== job 101 ==
==> flow/design.v <==
`timescale 1ns/1ps
module dut #(
    parameter int DATAW = 16
)(
    input  wire                 clk,
    input  wire                 rst_n,
    input  wire                 in_valid,
    output wire                 in_ready,
    input  wire signed [DATAW-1:0] in_data,
    output reg                  out_valid,
    input  wire                 out_ready,
    output reg signed [2*DATAW-1:0] out_data
);
    assign in_ready = rst_n && (!out_valid || out_ready);
    always @(posedge clk or negedge rst_n) begin
        if (!rst_n) begin
            out_valid <= 1'b0;
            out_data  <= '0;
        end else begin
            if (in_valid && in_ready) begin
                out_data  <= in_data * in_data;  
                out_valid <= 1'b1;
            end else if (out_valid && out_ready) begin
                out_valid <= 1'b0;
            end
        end
    end
endmodule
clock: 12.4 ns
lec_check: 0
abc_area: 0
cap_margin: 35
cell_pad_in_sites_detail_placement: 1
cell_pad_in_sites_global_placement: 1
core_aspect_ratio: 1.36
core_margin: 4
core_utilization: 61
cts_cluster_diameter: 392
cts_cluster_size: 45
gpl_routability_driven: 1
gpl_timing_driven: 0
max_routing_layer: met4
place_density: 0.92
setup_slack_margin: 0.76
slew_margin: 10
tns_end_percent: 45
run.sh (not shown) runs the stock make flow with config.mk's settings and CLKGATE_MAP_FILE=.
Job 101: no failed stages, no open violations at the end
> inputs changed (job 101 -> job 102)
Settings: removing CTS_CLUSTER_SIZE (formerly 45); removing TNS_END_PERCENT (formerly 45); changing CORE_UTILIZATION from 61 to 19; removing CELL_PAD_IN_SITES_DETAIL_PLACEMENT (formerly 1); removing CORE_ASPECT_RATIO (formerly 1.36); removing PLACE_DENSITY (formerly 0.92); removing CELL_PAD_IN_SITES_GLOBAL_PLACEMENT (formerly 1); removing SETUP_SLACK_MARGIN (formerly 0.76); changing CAP_MARGIN from 35 to 20; changing GPL_ROUTABILITY_DRIVEN from 1 to 0; removing CTS_CLUSTER_DIAMETER (formerly 392); removing ABC_AREA (formerly 0); changing SLEW_MARGIN from 10 to 20; changing CORE_MARGIN from 4 to 2; removing MAX_ROUTING_LAYER (formerly met4); changing the clock period (ns, I/O delays scaled along) from 12.4 to 7.5.
==> comparison <==
- Job 102 against job 101; number of buffers outside the clock class in the layout is up slightly.
- Placed cell area, job 102 and job 101: smaller value in job 101
- Job 102 vs. job 101: arrival time at the worst endpoint fell 2.57 ns; final-layout non-clock buffer area share rose 0.31 points; die size rose 190%; chip width rose about 100%; total detailed-routing wirelength fell 32%.
- Summary of job 102 over job 101: largest net degree at the start of global routing went down about 6%; wire length of the first global-routing pass went down 29%; cell area went up about 6.5%.
- Job 102 vs job 101 on multi-input combinational area share: job 102 is the lower one.
Modified inputs, job 103 compared to job 102
Settings: changing CORE_UTILIZATION from 19 to 68; setting SETUP_SLACK_MARGIN to -0.66 for the first time; setting PLACE_DENSITY to 0.42 for the first time; setting CELL_PAD_IN_SITES_GLOBAL_PLACEMENT to 0 for the first time; removing GPL_ROUTABILITY_DRIVEN (formerly 0); setting CTS_CLUSTER_SIZE to 98 for the first time; removing GPL_TIMING_DRIVEN (formerly 0); setting TNS_END_PERCENT to 15 for the first time; setting CTS_CLUSTER_DIAMETER to 336 for the first time.
Results
Summary of job 103 over job 102: first-iteration DRC count shows a reduction of 8.1%; post-synthesis share of cell area spent on and, or, nand and nor gates saw little to no change.
> inputs changed (job 103 -> job 104)
Settings: CORE_UTILIZATION now 40, was 68; CORE_ASPECT_RATIO now 0.5, previously not set; CORE_MARGIN now 10, was 2.
Notes after the runs:
Job 103 has a lower placement-stage cell area than job 104.
Relative to job 103, die area has increased by about 100% in job 104.
Taking job 103 as the reference, in job 104 total vias in the final route climbed 45; final core utilization dropped 32 points.
out_data[30] as the capture point of the critical path was reported by job 103, and out_data[26] by job 104.
Relative to job 104, the following input files were edited for job 105:
Settings: removing PLACE_DENSITY (formerly 0.42); removing SETUP_SLACK_MARGIN (formerly -0.66); removing CTS_CLUSTER_SIZE (formerly 98); removing CORE_ASPECT_RATIO (formerly 0.5); removing TNS_END_PERCENT (formerly 15); changing SLEW_MARGIN from 20 to 5; changing CTS_CLUSTER_DIAMETER from 336 to 87; changing CORE_MARGIN from 10 to 2; setting GPL_TIMING_DRIVEN to 0 for the first time; changing CORE_UTILIZATION from 40 to 19; setting GPL_ROUTABILITY_DRIVEN to 0 for the first time; setting PLACE_DENSITY_LB_ADDON to 0.11 for the first time; removing CELL_PAD_IN_SITES_GLOBAL_PLACEMENT (formerly 0).
==> results <==
Die area (job 105 over job 104): increase, about 70%
Compared to job 104, the router laid down more metal wire for job 105.
In job 105, the number of vias in the routed layout came out 4.4% below the value in job 104.
Count of clock-buffer cells in the layout up 1 in job 105 wrt job 104
In the metrics for job 105 and job 104, the one carrying the lower total routing usage reported by global routing is job 105.

wip/violet:
RTL: the design.v shown in full above, as it stands there.
clock: 5.52 ns
lec_check: 0
cap_margin: 20
core_margin: 2
core_utilization: 72
place_density: 0.6
slew_margin: 20
tns_end_percent: 5
Stage in which a tool error killed wip/violet: clock tree synthesis (4_1_cts).
### wip/violet -> wip/tundra
# wip/violet
export LEC_CHECK = 0
export CAP_MARGIN = 20
export CORE_MARGIN = 2
export CORE_UTILIZATION = 72
export PLACE_DENSITY = 0.6
export SLEW_MARGIN = 20
export TNS_END_PERCENT = 5
create_clock -name core_clock -period 5.52 [get_ports {clk}]
# wip/tundra
export LEC_CHECK = 0
export CAP_MARGIN = 20
export CORE_MARGIN = 2
export CORE_UTILIZATION = 64
export SLEW_MARGIN = 20
create_clock -name core_clock -period 5.81 [get_ports {clk}]
Notes after the runs:
Summary: worst-case setup slack after placement, wip/tundra better than wip/violet. wip/tundra gives more number of placed cells counting well taps than wip/violet did. Die boundary width was higher in the run labelled wip/tundra. Yosys synthesis chip area came out exactly the same in wip/violet and wip/tundra. wip/violet → wip/tundra: overall chip area grew by 0.0018 mm^2, post-synthesis instance area held steady. The flow completed for wip/tundra, but it is not clean: the layout still shows setup timing. Re synthesized area per cell: no difference whatsoever between wip/violet and wip/tundra. wip/tundra — effective utilization at floorplan 8.6 points lower, wip/violet as reference. Vertical extent of the die on wip/tundra is up relative to wip/violet. Number of placement rows, wip/violet and wip/tundra: lower on wip/violet. In wip/tundra, the final RePlAce weighted congestion came out 0.090 below the value in wip/violet.
What wip/xenon does differently from wip/tundra at the input level:
# wip/tundra
export LEC_CHECK = 0
export CAP_MARGIN = 20
export CORE_MARGIN = 2
export CORE_UTILIZATION = 64
export SLEW_MARGIN = 20
create_clock -name core_clock -period 5.81 [get_ports {clk}]
# wip/xenon
export LEC_CHECK = 0
export CAP_MARGIN = 20
export CORE_MARGIN = 2
export CORE_UTILIZATION = 65
export PLACE_DENSITY = 0.6
export SLEW_MARGIN = 20
create_clock -name core_clock -period 6.23 [get_ports {clk}]
Findings:
wip/xenon vs. wip/tundra: routed wire length went down by 14%. Worst hold slack: wip/xenon vs wip/tundra — no meaningful difference. wip/xenon vs wip/tundra, tap cell count went down by 2.3%. Compared with wip/tundra, die size in wip/xenon decreased slightly. Lower area growth from synthesis to layout among wip/xenon and wip/tundra: wip/xenon. What the final checks of wip/xenon revealed, after a flow that finished every stage, was a layout that fails on setup timing. Area of all placed cells without fillers of wip/xenon falls short of that of wip/tundra by a few percent. Compared with wip/tundra, wip/xenon improves violation count after the first detailed-routing iteration. From wip/tundra to wip/xenon the numbers moved as follows: global-route wire length before repair lost 2500 um, worst setup slack up 0.35 ns.
Modified inputs, wip/lagoon compared to wip/xenon
# wip/xenon
export LEC_CHECK = 0
export CAP_MARGIN = 20
export CORE_MARGIN = 2
export CORE_UTILIZATION = 65
export PLACE_DENSITY = 0.6
export SLEW_MARGIN = 20
create_clock -name core_clock -period 6.23 [get_ports {clk}]
# wip/lagoon
export LEC_CHECK = 0
export CAP_MARGIN = 20
export CORE_MARGIN = 2
export CORE_UTILIZATION = 72
export PLACE_DENSITY_LB_ADDON = 0.27
export SLEW_MARGIN = 20
create_clock -name core_clock -period 7.0 [get_ports {clk}]
--- outcome ---
Area fraction in and, or, nand and nor cells came out exactly the same in wip/lagoon and wip/xenon.
Period utilization: wip/lagoon < wip/xenon
wip/lagoon had finished all stages when the layout checks came back failing, citing setup timing.
Compared with wip/xenon, wip/lagoon shows critical path depth lower by 4.3%.
Between wip/lagoon and wip/xenon, the required time of the worst setup path is higher for wip/lagoon.
Between wip/lagoon and wip/xenon, the difference in core utilization is negligible.
Delta(vias after detailed routing, wip/lagoon - wip/xenon) > 0
When wip/lagoon is measured against wip/xenon, its global routing met1 resource utilization turns out 1.9 points higher.
Vertical extent of the die (higher): wip/xenon
Against wip/xenon, wip/lagoon reports a global-route wire length before repair that is lower.
Changes in wip/onyx relative to wip/lagoon:
# wip/lagoon
export LEC_CHECK = 0
export CAP_MARGIN = 20
export CORE_MARGIN = 2
export CORE_UTILIZATION = 72
export PLACE_DENSITY_LB_ADDON = 0.27
export SLEW_MARGIN = 20
create_clock -name core_clock -period 7.0 [get_ports {clk}]
# wip/onyx
export LEC_CHECK = 0
export CAP_MARGIN = 20
export CORE_MARGIN = 2
export CORE_UTILIZATION = 72
export CTS_CLUSTER_DIAMETER = 80
export SLEW_MARGIN = 20
create_clock -name core_clock -period 3.47 [get_ports {clk}]
[summary]
- As far as number of top-level pins goes, wip/onyx and wip/lagoon are indistinguishable; the numbers are identical.
- From wip/lagoon to wip/onyx the numbers moved as follows: area after synthesis ~0 delta, die boundary height comparable, adder and majority gate portion of the synthesized area held steady, count of placed standard cells including taps rose 39.
- Diff wip/onyx..wip/lagoon | total die size | unchanged
- wip/onyx: it failed during clock tree synthesis (4_1_cts), and the tool reported DPL-0038.
- wip/onyx: standard cell area after detailed placement higher than wip/lagoon
- As far as area fraction in xor and xnor cells goes, wip/onyx and wip/lagoon are indistinguishable; the numbers are identical.
- Comparing wip/onyx against wip/lagoon, there is no change at all in count of instantiated cells in the yosys netlist.
- Proportion of synthesized chip area in sequential cells came out exactly the same in wip/lagoon and wip/onyx.
- Final estimated routing congestion in global placement sits lower in wip/onyx than in wip/lagoon.
Input-level comparison between wip/harbor and wip/onyx:
# wip/onyx
export LEC_CHECK = 0
export CAP_MARGIN = 20
export CORE_MARGIN = 2
export CORE_UTILIZATION = 72
export CTS_CLUSTER_DIAMETER = 80
export SLEW_MARGIN = 20
create_clock -name core_clock -period 3.47 [get_ports {clk}]
# wip/harbor
export LEC_CHECK = 0
export CAP_MARGIN = 20
export CORE_MARGIN = 2
export CORE_UTILIZATION = 72
export CTS_CLUSTER_DIAMETER = 85
export CTS_CLUSTER_SIZE = 24
export PLACE_DENSITY_LB_ADDON = 0.27
export SLEW_MARGIN = 20
create_clock -name core_clock -period 6.86 [get_ports {clk}]
- Re share of synthesized registers carrying an async set or reset: no difference whatsoever between wip/onyx and wip/harbor.
- wip/harbor did not finish: a tool error stopped it during global routing (5_1_grt).
- On synthesized area, wip/harbor and wip/onyx are basically level.
- Yosys synthesis chip area: wip/onyx vs wip/harbor identical
- Sequential share of the synthesized area: wip/onyx vs wip/harbor identical
- wip/harbor vs. wip/onyx: number of flops mapped to enable cells by yosys ~0 delta; area of the die was more or less identical; pre-CTS worst setup slack increased by 2.66 ns relative to the old numbers.
